## job 4384
==> flow/design.v (excerpt) <==
module cu_engine (
    input  clk, nrst,
    input  [71:0] filter, 
    input  [23:0] data_in,
    input  [ 8:0] pe_en_ctrl,
    output [15:0] pe_out
);
    reg [23:0] dff [0:1];
    wire [143:0] psum;
    pe pe00 (.clk(clk), .en(pe_en_ctrl[0]), .a(data_in[ 7: 0]), .b(filter[ 7: 0]), .out(psum[15: 0]));
    pe pe10 (.clk(clk), .en(pe_en_ctrl[1]), .a(data_in[15: 8]), .b(filter[15: 8]), .out(psum[31:16]));
    pe pe20 (.clk(clk), .en(pe_en_ctrl[2]), .a(data_in[23:16]), .b(filter[23:16]), .out(psum[47:32]));
    pe pe01 (.clk(clk), .en(pe_en_ctrl[3]), .a(dff[0][ 7: 0]), .b(filter[31:24]), .out(psum[63:48]));
    pe pe11 (.clk(clk), .en(pe_en_ctrl[4]), .a(dff[0][15: 8]), .b(filter[39:32]), .out(psum[79:64]));
    pe pe21 (.clk(clk), .en(pe_en_ctrl[5]), .a(dff[0][23:16]), .b(filter[47:40]), .out(psum[95:80]));
    pe pe02 (.clk(clk), .en(pe_en_ctrl[6]), .a(dff[1][ 7: 0]), .b(filter[55:48]), .out(psum[111: 96]));
    pe pe12 (.clk(clk), .en(pe_en_ctrl[7]), .a(dff[1][15: 8]), .b(filter[63:56]), .out(psum[127:112]));
    pe pe22 (.clk(clk), .en(pe_en_ctrl[8]), .a(dff[1][23:16]), .b(filter[71:64]), .out(psum[143:128]));
    always @(posedge clk) begin
        if (!nrst) begin
            dff[0] <= 0;
            dff[1] <= 0;
        end else begin
            dff[0] <= data_in;
            dff[1] <= dff[0]; 
        end
    end
  ...
Settings: LEC_CHECK=0, ABC_AREA=1, CAP_MARGIN=15, CELL_PAD_IN_SITES_DETAIL_PLACEMENT=0, CELL_PAD_IN_SITES_GLOBAL_PLACEMENT=3, CORE_ASPECT_RATIO=0.91, CORE_MARGIN=2, CORE_UTILIZATION=32, CTS_CLUSTER_DIAMETER=210, GPL_ROUTABILITY_DRIVEN=0, GPL_TIMING_DRIVEN=0, MAX_ROUTING_LAYER=met4, MIN_ROUTING_LAYER=met2, SETUP_SLACK_MARGIN=0.21, SLEW_MARGIN=20, TNS_END_PERCENT=60; clock period 10.6 ns.
run.sh (not shown) runs the stock make flow with config.mk's settings and CLKGATE_MAP_FILE=.
Setup changes, job 4384 to job 5568
- a deleted CTS_CLUSTER_DIAMETER that had been 210
- a deleted ABC_AREA that had been 1
- a change of GPL_TIMING_DRIVEN from 0 to 1
- a change of CORE_UTILIZATION from 32 to 66
- a change of CELL_PAD_IN_SITES_GLOBAL_PLACEMENT from 3 to 0
- a change of MIN_ROUTING_LAYER from met2 to met1
- a deleted TNS_END_PERCENT that had been 60
- a change of SETUP_SLACK_MARGIN from 0.21 to 0.84
- a change of CAP_MARGIN from 15 to 20
- a change of the clock period (ns, I/O delays scaled along) from 10.6 to 5.32
Results
- Job 5568: flow complete, layout not clean; failing: setup timing
- Changes observed in job 5568 relative to job 4384: worst setup slack went down 3.64 ns; routed length on met3 decreased by 32 mm relative to the old numbers.
- Delta(met1 usage, job 5568 - job 4384) > 0
- Diff job 4384 -> job 5568 | placement row count | decrease of 34
- Between job 4384 and job 5568, the flow reports leakage component of the power decreasing by more than 10%.
- Changes observed in job 5568 relative to job 4384: clock-buffer cell count -1; routed metal-1 wire length +26 mm.

---

Setup of job 3397:
The RTL this note starts from:
==> flow/design.v <==
module pe (
    input clk, en,
    input      [7:0] a, b,
    output reg [15:0] out
);
    always @(posedge clk) begin
        if (en) begin
            out <= a*b;
        end else begin  
            out <= 0;
        end
    end
endmodule
module cu_engine (
    input  clk, nrst,
    input  [71:0] filter, 
    input  [23:0] data_in,
    input  [ 8:0] pe_en_ctrl,
    output [15:0] pe_out
);
    reg [23:0] dff [0:1];
    wire [143:0] psum;
    pe pe00 (.clk(clk), .en(pe_en_ctrl[0]), .a(data_in[ 7: 0]), .b(filter[ 7: 0]), .out(psum[15: 0]));
    pe pe10 (.clk(clk), .en(pe_en_ctrl[1]), .a(data_in[15: 8]), .b(filter[15: 8]), .out(psum[31:16]));
    pe pe20 (.clk(clk), .en(pe_en_ctrl[2]), .a(data_in[23:16]), .b(filter[23:16]), .out(psum[47:32]));
    pe pe01 (.clk(clk), .en(pe_en_ctrl[3]), .a(dff[0][ 7: 0]), .b(filter[31:24]), .out(psum[63:48]));
    pe pe11 (.clk(clk), .en(pe_en_ctrl[4]), .a(dff[0][15: 8]), .b(filter[39:32]), .out(psum[79:64]));
    pe pe21 (.clk(clk), .en(pe_en_ctrl[5]), .a(dff[0][23:16]), .b(filter[47:40]), .out(psum[95:80]));
    pe pe02 (.clk(clk), .en(pe_en_ctrl[6]), .a(dff[1][ 7: 0]), .b(filter[55:48]), .out(psum[111: 96]));
    pe pe12 (.clk(clk), .en(pe_en_ctrl[7]), .a(dff[1][15: 8]), .b(filter[63:56]), .out(psum[127:112]));
    pe pe22 (.clk(clk), .en(pe_en_ctrl[8]), .a(dff[1][23:16]), .b(filter[71:64]), .out(psum[143:128]));
    always @(posedge clk) begin
        if (!nrst) begin
            dff[0] <= 0;
            dff[1] <= 0;
        end else begin
            dff[0] <= data_in;
            dff[1] <= dff[0]; 
        end
    end
    assign pe_out = psum[15:0] + psum[31:16] + psum[47:32] + psum[63:48] + psum[79:64] + psum[95:80] + psum[111:96] + psum[127:112] + psum[143:128];
endmodule
clock: 5.11 ns
lec_check: 0
cap_margin: 20
core_margin: 2
core_utilization: 72
cts_cluster_size: 50
max_routing_layer: met4
place_density: 0.67
slew_margin: 20
Complete run, failing final checks: job 3397, reason negative setup slack.
#### Input delta (job 1434 over job 3397)
Settings: CTS_CLUSTER_SIZE: 50 -> unset; PLACE_DENSITY: 0.67 -> 0.36; MAX_ROUTING_LAYER: met4 -> unset; ABC_AREA: unset -> 1; CORE_UTILIZATION: 72 -> 68; the clock period (ns, I/O delays scaled along): 5.11 -> 6.8.
==> comparison <==
- Job 1434: PASS, flow complete, no timing, DRC or antenna violations
- Taking job 3397 as the reference, in job 1434 worst-case setup slack after placement saw an increase, share of the clock period used by the worst path after layout lost 18 points, part of the power in combinational logic saw a decrease, sum of internal, switching and leakage power saw a decrease, critical path depth increased by 1 relative to the old numbers.
- Total combinational power (job 1434 vs. job 3397) decreases by more than a quarter
- Against job 3397, job 1434 comes in 1.2 mm higher on detailed placement HPWL.
- The cell depth of the worst min-delay path of job 1434 is higher than that of job 3397.
Relative to job 1434, the following input files were edited for job 9842:
Settings: TNS_END_PERCENT now 5, previously not set; CORE_UTILIZATION now 72, was 68; SETUP_SLACK_MARGIN now 1.22, previously not set; the clock period (ns, I/O delays scaled along) now 4.39, was 6.8.
Findings:
Higher portion of the clock cycle consumed by the worst path in the final layout among job 1434 and job 9842: job 9842
Of job 1434 and job 9842, only job 9842 fails to finish with a clean layout.
Final checks on job 9842, whose flow otherwise completed, came back failing, citing negative setup slack.
Per the comparison of job 9842 with job 1434, critical path depth lower, routed wire length rose about 40%, pin slew with the least headroom to its limit grew by 66 ps, iteration tally of the first detailed-router pass went down.
Compared with job 1434, in job 9842 final clock skew went up by 6.9 ps; fraction of synthesized cell area in xor and xnor cells was more or less identical; layout buffer count excluding clock buffers went up by 300%.
In the reports for job 1434 and job 9842, the larger minimum setup slack among reg-to-reg paths belongs to job 1434.

---

Setup of old:
RTL: the design.v shown in full above, as it stands there.
Settings: LEC_CHECK=0, ABC_AREA=1, CAP_MARGIN=20, CORE_MARGIN=2, CORE_UTILIZATION=72, CTS_CLUSTER_SIZE=100, PLACE_DENSITY=0.36, SETUP_SLACK_MARGIN=1.22, SLEW_MARGIN=20, TNS_END_PERCENT=5; clock period 4.39 ns.
Final checks on old, whose flow otherwise completed, came back failing, citing negative setup slack.
What new does differently from old at the input level:
- TNS_END_PERCENT removed (was 5)
- MAX_ROUTING_LAYER newly set to met4
- CORE_UTILIZATION changed from 72 to 65
- SETUP_SLACK_MARGIN removed (was 1.22)
- CTS_CLUSTER_SIZE removed (was 100)
- PLACE_DENSITY removed (was 0.36)
- ABC_AREA removed (was 1)
- the clock period (ns, I/O delays scaled along) changed from 4.39 to 5.19
[summary]
- Status new: flow complete, layout not clean - negative setup slack
- Between new and old, it is new whose number of cells in the yosys synthesis report is lower, by 26%.
- Compared with old, in new part of the power in combinational logic now smaller; global routing usage on met2 now smaller; cell area after technology mapping now smaller.
- Going from old to new, the row count was found to have gone up by 2.
- Diff old..new | sequential cell area | negligible
- Source of the critical timing path = pe00.out[2]: new; source of the critical timing path = pe01.out[7]: old
- Compared with old, new shows a higher worst setup slack.
- Note that the per-cell via count in the routed design recorded for old amounts to 1.07 times the value seen in new.
- From old to new the numbers moved as follows: depth of the critical timing path with buffers and inverters included up 3; number of search-and-repair iterations in the first detailed-routing pass down 2; area enclosed by the die boundary up 4.2%.
No activity file was given, so power comes from the tool's default toggle rates.
